== yarrow ==
==> flow/design.v (excerpt) <==
module fp32mult (
    input  wire [31:0] x1,
    input  wire [31:0] x2,
    input  wire        en,
    input  wire        rst,
    input  wire        clk,
    output wire [31:0] y,
    output wire        ready
);
    wire [31:0] x1_reg;
    wire [31:0] x2_reg;
    fullreg #(32) reg_x1 (.clk(clk), .rst(rst), .clr(1'b0), .en(en), .d(x1), .q(x1_reg));
    fullreg #(32) reg_x2 (.clk(clk), .rst(rst), .clr(1'b0), .en(en), .d(x2), .q(x2_reg));
    wire sign1 = x1_reg[31];
    wire sign2 = x2_reg[31];
    wire [7:0] exp1 = x1_reg[30:23];
    wire [7:0] exp2 = x2_reg[30:23];
    wire [23:0] mant1 = {1'b1, x1_reg[22:0]};  
    wire [23:0] mant2 = {1'b1, x2_reg[22:0]};
    wire sign_result = sign1 ^ sign2;
    wire [7:0] exp_sum;
      wire en_d1;
    wire en_d2;
    exp_adder_bias exp_add_inst (
        .exp1(exp1),
        .exp2(exp2),
        .exp_out(exp_sum)
    );
    wire [47:0] mant_product;
  ...
export LEC_CHECK = 0
export CAP_MARGIN = 20
export CORE_MARGIN = 2
export CORE_UTILIZATION = 72
export CTS_CLUSTER_DIAMETER = 400
export CTS_CLUSTER_SIZE = 97
export PLACE_DENSITY = 0.36
export SETUP_SLACK_MARGIN = 0.87
export SLEW_MARGIN = 20
export TNS_END_PERCENT = 5
create_clock -name core_clock -period 5.56 [get_ports {clk}]
run.sh (not shown) runs the stock make flow with config.mk's settings and CLKGATE_MAP_FILE=.
yarrow ran in full, but the layout does not pass; the checks complain about setup timing.
Input changes introduced in willow (baseline for comparison: yarrow):
- swapping 72 for 50 in CORE_UTILIZATION
- clearing TNS_END_PERCENT, which used to be 5
- clearing CTS_CLUSTER_SIZE, which used to be 97
- clearing SETUP_SLACK_MARGIN, which used to be 0.87
- clearing PLACE_DENSITY, which used to be 0.36
- clearing CTS_CLUSTER_DIAMETER, which used to be 400
- swapping 5.56 for 8.69 in the clock period (ns, I/O delays scaled along)
--- outcome ---
Both conditions hold for willow: the flow ran to the end and the final layout passed the timing, design-rule and antenna checks.
Complete run, failing final checks: yarrow, reason setup timing.
Status: clock skew parity (yarrow, willow)
In the flow results for yarrow and willow, the total global-route track usage is smaller on willow.
For yarrow, the worst setup path endpoint was reg_out.q[1]$_DFFE_PP0P_, unlike willow, where it was reg_out.q[10]$_DFFE_PP0P_.
Number of clock buffers in the layout delta for willow relative to yarrow: 1 lower
In terms of top-level port count, willow and yarrow differ only marginally.
yarrow ended up with reg_x1.q[12]$_DFFE_PP0P_ as its launching instance or port of the critical path; willow ended up with reg_x2.q[8]$_DFFE_PP0P_.
willow against yarrow; global-route wire length before repair is down by a few percent.
Total buffers and inverters traversed by the critical path: willow vs yarrow identical
Changes in pepper relative to willow:
- CTS_CLUSTER_SIZE now 33, previously not set
- PLACE_DENSITY_LB_ADDON now 0.08, previously not set
- CORE_UTILIZATION now 72, was 50
- the clock period (ns, I/O delays scaled along) now 6.81, was 8.69
Findings:
- Between pepper and willow, data-path buffer share of cell area in the final layout is lower for willow, pepper comes in above that.
- The flow completed for pepper, but it is not clean: the layout still shows setup timing.
- willow finished every stage and its layout cleared the timing, design-rule and antenna checks.
- Number of antenna cells inserted (higher): pepper
- The final reports for pepper and willow show part of the cycle the worst path needs higher in the former.
- willow → pepper: worst hold-check slack saw a decrease, global-route usage saw an increase.
> inputs changed (pepper -> onyx)
- setting TNS_END_PERCENT to 5 for the first time
- setting SETUP_SLACK_MARGIN to 0.87 for the first time
- removing PLACE_DENSITY_LB_ADDON (formerly 0.08)
- removing CTS_CLUSTER_SIZE (formerly 33)
- setting PLACE_DENSITY to 0.36 for the first time
- changing the clock period (ns, I/O delays scaled along) from 6.81 to 5.56
--- outcome ---
Delta (onyx minus pepper): summed standard-cell area reported by yosys stayed essentially flat; hold slack rose by 0.0043 ns; buffer and inverter count on the worst path fell by 3; worst path setup slack after routing fell by 0.94 ns. Destination of the critical timing path = reg_out.q[18]$_DFFE_PP0P_: pepper; destination of the critical timing path = reg_out.q[1]$_DFFE_PP0P_: onyx. The layout from onyx, despite a flow that completed every stage, fails the layout checks, with the failing checks listed as setup timing.
#### Input delta (raven over onyx)
- TNS_END_PERCENT: 5 -> unset
- PLACE_DENSITY: 0.36 -> unset
- CORE_UTILIZATION: 72 -> 40
- SETUP_SLACK_MARGIN: 0.87 -> unset
- the clock period (ns, I/O delays scaled along): 5.56 -> 10.0
==> results <==
- raven finished every step from synthesis to the final layout, and the layout passed the timing, design-rule and antenna checks.
- Diff onyx -> raven: worst hold slack went up, final cell count now sits higher, data required time at the worst endpoint now sits higher.
- Lower met3 layer usage reported by global route was reported by raven, not onyx.
- Shortest clock period the worst path allows after layout, onyx and raven: larger value in raven
- Looking at standard cell area after detailed placement, raven sits 5.9% lower than onyx does.
- Going from onyx to raven, later-pin clock latency in the skew report now sits higher; overall chip area increased by about 80% relative to the old numbers.
[inputs] xenon vs raven
- CTS_CLUSTER_DIAMETER: unset -> 200
- CTS_CLUSTER_SIZE: unset -> 100
- CORE_UTILIZATION: 40 -> 55
- TNS_END_PERCENT: unset -> 25
- PLACE_DENSITY: unset -> 0.86
--- outcome ---
There was hardly any difference in sequential cell count between raven and xenon. raven ended up with more cell instances than xenon did. Re global-route wire length before repair: raven was higher than xenon. Taking raven as the reference, in xenon part of the cycle the worst path needs went up 2.7 points; non-clock buffer count went down about 10%; core utilization went up 16 points; routed wire length went down 2.2%. The cell area in xenon was lower than what raven gave.


Setup of ember:
fp32mult again, from the RTL that the note above started with.
clock: 7.35 ns
lec_check: 0
cap_margin: 15
core_margin: 2
core_utilization: 72
cts_cluster_diameter: 376
cts_cluster_size: 31
place_density_lb_addon: 0.0
setup_slack_margin: 2.16
slew_margin: 20
--- input diff ember..violet ---
--- a/flow/config.mk
+++ b/flow/config.mk
@@ -8 +8 @@
-export CAP_MARGIN = 15
+export CAP_MARGIN = 20
@@ -10,5 +10,2 @@
-export CORE_UTILIZATION = 72
-export CTS_CLUSTER_DIAMETER = 376
-export CTS_CLUSTER_SIZE = 31
-export PLACE_DENSITY_LB_ADDON = 0.0
-export SETUP_SLACK_MARGIN = 2.16
+export CORE_UTILIZATION = 40
+export SETUP_SLACK_MARGIN = 0.9
==> flow/constraint.sdc <==
create_clock -name core_clock -period 8.69 [get_ports {clk}]
set_input_delay 1.7380 -clock core_clock [delete_from_list [all_inputs] [get_ports {clk}]]
set_output_delay 1.7380 -clock core_clock [all_outputs]
set_load 0.01 [all_outputs]
[summary]
violet against ember: met3 layer usage reported by global route decreased by 5.2 points relative to the old numbers, relative max-transition margin decreased by 2.8 points relative to the old numbers. Post-layout instance count excluding filler cells (violet / ember): 1.07. | total wirelength of the detailed-routed design | lower: violet |. Smallest hold slack in violet is 0.014 ns lower than in ember. Between violet and ember, the number of multi-input combinational cells in the layout does not differ in any meaningful way.
Input changes introduced in garnet (baseline for comparison: violet):
--- a/flow/config.mk
+++ b/flow/config.mk
@@ -10,2 +10,2 @@
-export CORE_UTILIZATION = 40
-export SETUP_SLACK_MARGIN = 0.9
+export CORE_UTILIZATION = 63
+export SETUP_SLACK_MARGIN = 1.37
==> flow/constraint.sdc <==
create_clock -name core_clock -period 5.57 [get_ports {clk}]
set_input_delay 1.1140 -clock core_clock [delete_from_list [all_inputs] [get_ports {clk}]]
set_output_delay 1.1140 -clock core_clock [all_outputs]
set_load 0.01 [all_outputs]
Results
- [flow] garnet | stages: complete | final checks: fail | reason: negative setup slack
- violet → garnet: sum of negative setup slack fell by 42.99 ns.
- garnet against violet: final period demand of the worst path now smaller, register-to-register slack now smaller, chip area now smaller.
- violet and garnet ended up with roughly the same wire length.
Setup changes, garnet to juniper
--- a/flow/config.mk
+++ b/flow/config.mk
@@ -7,0 +8 @@
+export ABC_AREA = 1
@@ -8,0 +10 @@
+export CORE_ASPECT_RATIO = 0.5
@@ -11 +13,2 @@
-export SETUP_SLACK_MARGIN = 1.37
+export CTS_CLUSTER_DIAMETER = 205
+export CTS_CLUSTER_SIZE = 99
==> flow/constraint.sdc <==
create_clock -name core_clock -period 5.19 [get_ports {clk}]
set_input_delay 1.0380 -clock core_clock [delete_from_list [all_inputs] [get_ports {clk}]]
set_output_delay 1.0380 -clock core_clock [all_outputs]
set_load 0.01 [all_outputs]
==> results <==
juniper reports a higher detailed router's first-iteration violation count than garnet does. None of the runs juniper and garnet ends with a clean layout. Complete run, failing final checks: juniper, reason negative setup slack. Worst setup path endpoint: reg_out.q[25]$_DFFE_PP0P_ -> juniper, reg_out.q[18]$_DFFE_PP0P_ -> garnet. garnet → juniper: count of multi-input combinational gates shows an increase of 340. Compared to garnet, juniper has number of antenna violations at the first check in global routing 3 lower. juniper against garnet: detailed-route via count increased 3247; worst hold slack moved down; wire length of the first global-routing pass went up by 14000 µm; register area share after synthesis has decreased.
